==> branch fjord <==
## boron_dec
module boron_dec (
    input  clk, rst, start, input [63:0] plain_text, input [79:0] master_key,
    output reg done, output reg [63:0] cipher_text
);
clock: 2.6 ns
lec_check: 0
abc_area: 0
cap_margin: 20
core_aspect_ratio: 1.0
core_margin: 2
core_utilization: 70
cts_cluster_diameter: 127
cts_cluster_size: 18
gpl_routability_driven: 0
gpl_timing_driven: 1
hold_slack_margin: -0.09
max_routing_layer: met5
setup_slack_margin: -0.18
slew_margin: 30
tns_end_percent: 50
run.sh (not shown) runs the stock make flow with config.mk's settings and CLKGATE_MAP_FILE=.
==> branch sierra: changes against branch fjord <==
- ABC_AREA: 0 -> 1
- CELL_PAD_IN_SITES_DETAIL_PLACEMENT: not set -> 2
- CORE_ASPECT_RATIO: 1.0 -> not set
- CORE_UTILIZATION: 70 -> 40
- CTS_CLUSTER_DIAMETER: 127 -> 274
- CTS_CLUSTER_SIZE: 18 -> not set
- GPL_ROUTABILITY_DRIVEN: 0 -> not set
- GPL_TIMING_DRIVEN: 1 -> 0
- HOLD_SLACK_MARGIN: -0.09 -> not set
- MAX_ROUTING_LAYER: met5 -> not set
- SETUP_SLACK_MARGIN: -0.18 -> 0.65
- SLEW_MARGIN: 30 -> 20
- TNS_END_PERCENT: 50 -> not set
==> flow/constraint.sdc (replaced) <==
create_clock -name core_clock -period 5.0 [get_ports {clk}]
set_input_delay 1.0000 -clock core_clock [delete_from_list [all_inputs] [get_ports {clk}]]
set_output_delay 1.0000 -clock core_clock [all_outputs]
set_load 0.01 [all_outputs]
==> results <==
- Against branch fjord, the via count of branch sierra is higher by 54%.
- Between branch fjord and branch sierra, the lower total power is in branch sierra (gap 73%, measured against branch sierra).
- Against branch sierra, the non-clock buffer count of branch fjord is higher by 102.
- Branch sierra completed without violations. Branch fjord finished but failed the layout checks on setup timing.
- Design area: branch fjord is lower than branch sierra (about 5%).
- In sequential cell count, branch fjord and branch sierra do not differ.
- Of branch fjord and branch sierra, branch fjord has the higher worst hold slack (gap 0.0013 ns).
- Sequential power: branch sierra is smaller than branch fjord (48%).
- Wire length: branch sierra is larger than branch fjord (130%).
- Against branch sierra, the final cell count of branch fjord is lower by 34%.
- In branch sierra the count of clock-buffer cells in the layout is higher than in branch fjord, by 15.
- Of branch fjord and branch sierra, branch sierra has the higher first-iteration DRC count (gap about 40%, measured against branch sierra).

---

==> inputs of job 5171 <==
==> flow/design.v <==
module s_box (
    input [3:0] i_sb, output [3:0] o_sb
);
    assign o_sb[0] = (!i_sb[3]&!i_sb[2]&i_sb[1]) | (!i_sb[2]&i_sb[1]&i_sb[0]) 
    | (!i_sb[3]&i_sb[2]&!i_sb[1]) | (i_sb[2]&!i_sb[1]&i_sb[0]) | 
    (i_sb[3]&!i_sb[2]&!i_sb[1]&!i_sb[0]) | (i_sb[3]&i_sb[2]&i_sb[1]&!i_sb[0]);
    assign o_sb[1] = (!i_sb[3]&!i_sb[2]&!i_sb[0]) | (!i_sb[3]&!i_sb[1]&!i_sb[0]) | (i_sb[2]&i_sb[1]&i_sb[0]) 
| (i_sb[3]&!i_sb[2]&i_sb[0]) | (i_sb[3]&i_sb[2]&i_sb[1]);
    assign o_sb[2] = (!i_sb[3]&!i_sb[2]&!i_sb[1]) | (!i_sb[2]&!i_sb[1]&!i_sb[0]) | (!i_sb[3]&i_sb[2]&!i_sb[0]) 
| (i_sb[3]&i_sb[1]&i_sb[0]) | (i_sb[3]&i_sb[2]&i_sb[0]);
    assign o_sb[3] = (!i_sb[3]&!i_sb[2]&!i_sb[0]) | (!i_sb[3]&i_sb[1]&!i_sb[0]) | (!i_sb[3]&i_sb[2]&i_sb[0]) 
| (i_sb[3]&!i_sb[1]&!i_sb[0]) | (i_sb[3]&!i_sb[2]&i_sb[1]&i_sb[0]);
endmodule
module block_shuffle (
    input [15:0] i_bs, output [15:0] o_bs
);
    assign o_bs = {i_bs[7:4], i_bs[3:0], i_bs[15:12], i_bs[11:8]};
endmodule
module round_permutation #(
    parameter [5:0] shift = 5'b0000,
    parameter [7:0] data_length = 8'd16
)(
    input [data_length - 1:0] i_rp,  output [data_length - 1:0] o_rp
); 
assign o_rp = (i_rp << shift) | (i_rp >> (data_length - shift));
endmodule
module key_scheduler (
    input clk, rst, input [4:0] round_counter, input [79:0] i_ks_oldkey, output [79:0] o_ks_newkey 
);
    wire [79:0] level_shift;
    wire [79:0] level_sbox;
    wire [4:0] xor_rc;
    round_permutation #(.shift(13), .data_length(80)) rp (.i_rp(i_ks_oldkey), .o_rp(level_shift));
    s_box sb(.i_sb(level_shift[3:0]), .o_sb(level_sbox[3:0]));
    assign level_sbox[79:4] = level_shift[79:4];
    assign xor_rc = level_sbox[63:59]^(round_counter -1);
    assign o_ks_newkey = {level_sbox[79:64], xor_rc, level_sbox[58:0]};
endmodule
module dec_s_box (
    input [3:0] i_sb, output reg [3:0] o_sb 
);
    always @(*) begin
        case(i_sb)
        4'h0: o_sb = 4'hA;
        4'h1: o_sb = 4'h3;
        4'h2: o_sb = 4'h9;
        4'h3: o_sb = 4'hE;
        4'h4: o_sb = 4'h1;
        4'h5: o_sb = 4'hD;
        4'h6: o_sb = 4'hF;
        4'h7: o_sb = 4'h4;
        4'h8: o_sb = 4'hC;
        4'h9: o_sb = 4'h5;
        4'hA: o_sb = 4'h7;
        4'hB: o_sb = 4'h2;
        4'hC: o_sb = 4'h6;
        4'hD: o_sb = 4'h8;
        4'hE: o_sb = 4'h0;
        4'hF: o_sb = 4'hB;
        endcase
    end
endmodule
module dec_block_shuffle (
    input [15:0] i_bs, output [15:0] o_bs
);
    block_shuffle bs (i_bs, o_bs);
endmodule
module dec_round_permutation #(
    parameter [5:0] shift = 5'b0000,
    parameter [7:0] data_length = 8'd16
)(
    input [data_length - 1:0] i_rp,  output [data_length - 1:0] o_rp
); 
    assign o_rp = (i_rp >> shift) | (i_rp << (data_length - shift));
endmodule
module dec_XOR_layer (
    input [63:0] i_xor, output [63:0] o_xor
);
    assign o_xor = {(i_xor[63:48]^i_xor[47:32]), (i_xor[47:32]^i_xor[31:16]^i_xor[15:0]),(i_xor[63:48]^i_xor[47:32]^i_xor[31:16]), (i_xor[31:16]^i_xor[15:0])};
endmodule
module dec_permutation_layer (
    input [63:0] i_pl, output [63:0] o_pl
);
    wire [63:0] rp2bs;
    wire [63:0] xor2rp;
    dec_XOR_layer xl(.i_xor(i_pl), .o_xor(xor2rp));
            dec_round_permutation #(.shift(1), .data_length(16)) rp0(.i_rp(xor2rp[(16*0 + 15):16*0]), .o_rp(rp2bs[15:0]));
            dec_round_permutation #(.shift(4), .data_length(16)) rp1(.i_rp(xor2rp[(16*1 + 15):16*1]), .o_rp(rp2bs[(16 + 15):16*1]));
            dec_round_permutation #(.shift(7), .data_length(16)) rp2(.i_rp(xor2rp[(16*2 + 15):16*2]), .o_rp(rp2bs[(16*2 + 15):16*2]));
            dec_round_permutation #(.shift(9), .data_length(16)) rp3(.i_rp(xor2rp[(16*3 + 15):16*3]), .o_rp(rp2bs[(16*3 + 15):16*3]));
    genvar i;
    generate
        for (i = 0; i < 4; i = i +1 ) begin
            dec_block_shuffle bs(.i_bs(rp2bs[(16*i + 15):16*i]), .o_bs(o_pl[(16*i + 15):16*i]));
        end
    endgenerate
endmodule
module dec_add_round_key (
    input [63:0] i_ark_cipher, input [63:0] i_ark_key,
    output [63:0] o_ark_msg
);
    wire [63:0] sb2xor;
    wire [63:0] pl2sb;
    dec_permutation_layer pl(.i_pl(i_ark_cipher), .o_pl(pl2sb));
    genvar j;
    generate    
    for(j=0; j < 16; j = j + 1) begin
            dec_s_box sb(.i_sb(pl2sb[(4*j + 3):4*j]), .o_sb(sb2xor[(4*j + 3):4*j]));
        end
    endgenerate
    assign o_ark_msg = i_ark_key ^ sb2xor;
endmodule
module dec_key_scheduler (
    input clk, rst, input [4:0] round_counter, input [79:0] i_ks_oldkey, output [79:0] o_ks_newkey 
);
    wire [79:0] level_shift;
    wire [79:0] level_sbox;
    wire [4:0] xor_rc;
    assign {level_sbox[79:64], xor_rc, level_sbox[58:0]} = i_ks_oldkey;
    assign level_sbox[63:59] = xor_rc ^(round_counter -1);
    assign level_shift[79:4] = level_sbox[79:4];
    dec_s_box sb(.i_sb(level_sbox[3:0]), .o_sb(level_shift[3:0]));
    dec_round_permutation #(.shift(13), .data_length(80)) rp (.i_rp(level_shift), .o_rp(o_ks_newkey));
endmodule
module boron_dec (
    input  clk, rst, start, input [63:0] plain_text, input [79:0] master_key,
    output reg done, output reg [63:0] cipher_text
);
    parameter IDLE = 3'b000, KEYGEN = 3'b011, ROUND = 3'b001;
    reg [2:0] reg_sm_main;
    reg [4:0] reg_round_counter;
    reg [63:0] reg_plaintext;
    wire [63:0] reg_nextplaintext;
    reg [79:0] reg_key;
    wire [79:0] reg_nextkey, dec_reg_nextkey;
    key_scheduler ks(.clk(clk), .rst(rst), .round_counter(reg_round_counter), .i_ks_oldkey(reg_key), .o_ks_newkey(reg_nextkey));
    dec_key_scheduler dks(.clk(clk), .rst(rst), .round_counter(reg_round_counter), .i_ks_oldkey(reg_key), .o_ks_newkey(dec_reg_nextkey));
    dec_add_round_key ark(.i_ark_cipher(reg_plaintext), .i_ark_key(dec_reg_nextkey[63:0]), .o_ark_msg(reg_nextplaintext));
    always @(posedge clk ) begin
        if(!rst) begin
            reg_sm_main <= IDLE;
            done <= 1'b0;
        end
        else begin
            done <= 1'b0;
            case (reg_sm_main)
                IDLE:  
                    if(start) begin
                        reg_plaintext <= plain_text;
                        reg_key <= master_key;
                        reg_sm_main <= KEYGEN;
                        reg_round_counter <= 5'd1;
                    end
                    else
                        reg_sm_main <= IDLE;
                KEYGEN:
                    if(reg_round_counter < 25) begin
                        reg_key <= reg_nextkey;
                        reg_round_counter <= reg_round_counter + 1;
                        reg_sm_main <= KEYGEN;
                    end else begin
                        reg_sm_main <= ROUND;
                        reg_plaintext <= (reg_nextkey[63:0] ^ reg_plaintext);
                        reg_key <= reg_nextkey;
                    end
                ROUND:
                    if(reg_round_counter > 1) begin
                        reg_plaintext <= reg_nextplaintext;
                        reg_key <= dec_reg_nextkey;
                        reg_round_counter <= reg_round_counter - 1;
                        reg_sm_main <= ROUND;
                    end
                    else begin
                        cipher_text <= reg_nextplaintext;
                        done <= 1'b1;
                        reg_sm_main <= IDLE;
                    end
                default:
                    reg_sm_main <= IDLE;
            endcase
        end
    end
endmodule
==> flow/run.sh <==
#!/bin/bash
# the make line also repeats each setting of config.mk as NAME=value (left out here)
make -C /OpenROAD-flow-scripts/flow DESIGN_CONFIG=/design/flow/config.mk WORK_HOME=/design/flow/orfs CLKGATE_MAP_FILE= finish
==> flow/config.mk <==
export PLATFORM = sky130hd
export DESIGN_NAME = boron_dec
export DESIGN_NICKNAME = boron_dec
export VERILOG_FILES = /design/flow/design.v
export SDC_FILE = /design/flow/constraint.sdc
export NUM_CORES = 4
export LEC_CHECK = 0
export CAP_MARGIN = 20
export CORE_MARGIN = 2
export CORE_UTILIZATION = 68
export CTS_CLUSTER_SIZE = 38
export HOLD_SLACK_MARGIN = 0.3
export SLEW_MARGIN = 20
export TNS_END_PERCENT = 70
==> flow/constraint.sdc <==
create_clock -name core_clock -period 2.81 [get_ports {clk}]
set_input_delay 0.5620 -clock core_clock [delete_from_list [all_inputs] [get_ports {clk}]]
set_output_delay 0.5620 -clock core_clock [all_outputs]
set_load 0.01 [all_outputs]
==> job 6668: changes against job 5171 <==
==> flow/config.mk (replaced) <==
export PLATFORM = sky130hd
export DESIGN_NAME = boron_dec
export DESIGN_NICKNAME = boron_dec
export VERILOG_FILES = /design/flow/design.v
export SDC_FILE = /design/flow/constraint.sdc
export NUM_CORES = 4
export LEC_CHECK = 0
export ABC_AREA = 0
export CAP_MARGIN = 20
export CORE_ASPECT_RATIO = 1.0
export CORE_MARGIN = 2
export CORE_UTILIZATION = 72
export CTS_CLUSTER_DIAMETER = 127
export CTS_CLUSTER_SIZE = 18
export GPL_ROUTABILITY_DRIVEN = 0
export GPL_TIMING_DRIVEN = 1
export HOLD_SLACK_MARGIN = -0.09
export MAX_ROUTING_LAYER = met5
export PLACE_DENSITY = 0.35
export SETUP_SLACK_MARGIN = -0.18
export SLEW_MARGIN = 30
export TNS_END_PERCENT = 50
==> flow/constraint.sdc (replaced) <==
create_clock -name core_clock -period 2.6 [get_ports {clk}]
set_input_delay 0.5200 -clock core_clock [delete_from_list [all_inputs] [get_ports {clk}]]
set_output_delay 0.5200 -clock core_clock [all_outputs]
set_load 0.01 [all_outputs]
==> job 4894: changes against job 5171 <==
==> flow/config.mk (replaced) <==
export PLATFORM = sky130hd
export DESIGN_NAME = boron_dec
export DESIGN_NICKNAME = boron_dec
export VERILOG_FILES = /design/flow/design.v
export SDC_FILE = /design/flow/constraint.sdc
export NUM_CORES = 4
export LEC_CHECK = 0
export CAP_MARGIN = 30
export CORE_ASPECT_RATIO = 0.74
export CORE_MARGIN = 2
export CORE_UTILIZATION = 40
export CTS_CLUSTER_SIZE = 71
export GPL_TIMING_DRIVEN = 0
export SETUP_SLACK_MARGIN = 0.89
export SLEW_MARGIN = 25
==> flow/constraint.sdc (replaced) <==
create_clock -name core_clock -period 5.0 [get_ports {clk}]
set_input_delay 1.0000 -clock core_clock [delete_from_list [all_inputs] [get_ports {clk}]]
set_output_delay 1.0000 -clock core_clock [all_outputs]
set_load 0.01 [all_outputs]
==> comparison <==
Of job 4894 and job 6668, job 6668 has the higher power (gap 49%, measured against job 6668). The lowest wire length belongs to job 5171, the highest to job 6668. Sequential power: job 6668 > job 5171 > job 4894. The lowest maximum frequency belongs to job 4894, the highest to job 5171. The highest register-to-register slack belongs to job 4894, the lowest to job 6668. Final cell count, highest first: job 4894, job 6668, job 5171. Non-clock buffer count: job 4894 is lower than job 5171 (32). Critical path depth is the same in job 6668 and job 5171. Job 5171 finished clean. Job 6668 ran to the end with violations: negative setup slack. Job 4894 finished clean.
==> figures <==
|  | job 5171 | job 6668 | job 4894 |
|---|---|---|---|
| Number of tap cells inserted | 275 | 270 | 496 |
| Power density over the cells | 618 nW/um^2 | 656 nW/um^2 | 344 nW/um^2 |
| Setup slack at placement | -0.236 ns | -0.480 ns | 1.00 ns |
| Number of DRC markers in iteration 0 | 1501 | 2486 | 1444 |
| Wirelength per Cell | 24.5 um | 30.3 um | 26.9 um |
| Cts bufs inserted | 24 | 16 | 25 |
| Worst hold margin | 0.529 ns | 0.549 ns | 0.522 ns |
| Max FO, Critical Path | 4 | 4 | 5 |
| Hold path startpoint | reg_sm_main[1]$_DFF_P_ | dks.sb.o_sb[1]$_DFF_P_ | dks.sb.o_sb[2]$_DFF_P_ |
| Status | complete, no violations | finished with violations | complete, no violations |
| Layout check failures | - | negative setup slack | - |
| CTS resizes | 0 | 4 | 0 |
| Placement row count | 53 | 52 | 60 |
| Worst IR Drop VDD | 0.471 mV | 0.617 mV | 0.284 mV |
| Comb gate area | 7760 um^2 | 7840 um^2 | 7620 um^2 |
| Flip-flop and latch area | 6560 um^2 | 6560 um^2 | 6560 um^2 |
| Combinational Power Share | 34.2% | 41.5% | 33.6% |
| Pint | 0.00788 W | 0.00788 W | 0.00422 W |
Power is estimated from default activity; no workload was simulated.
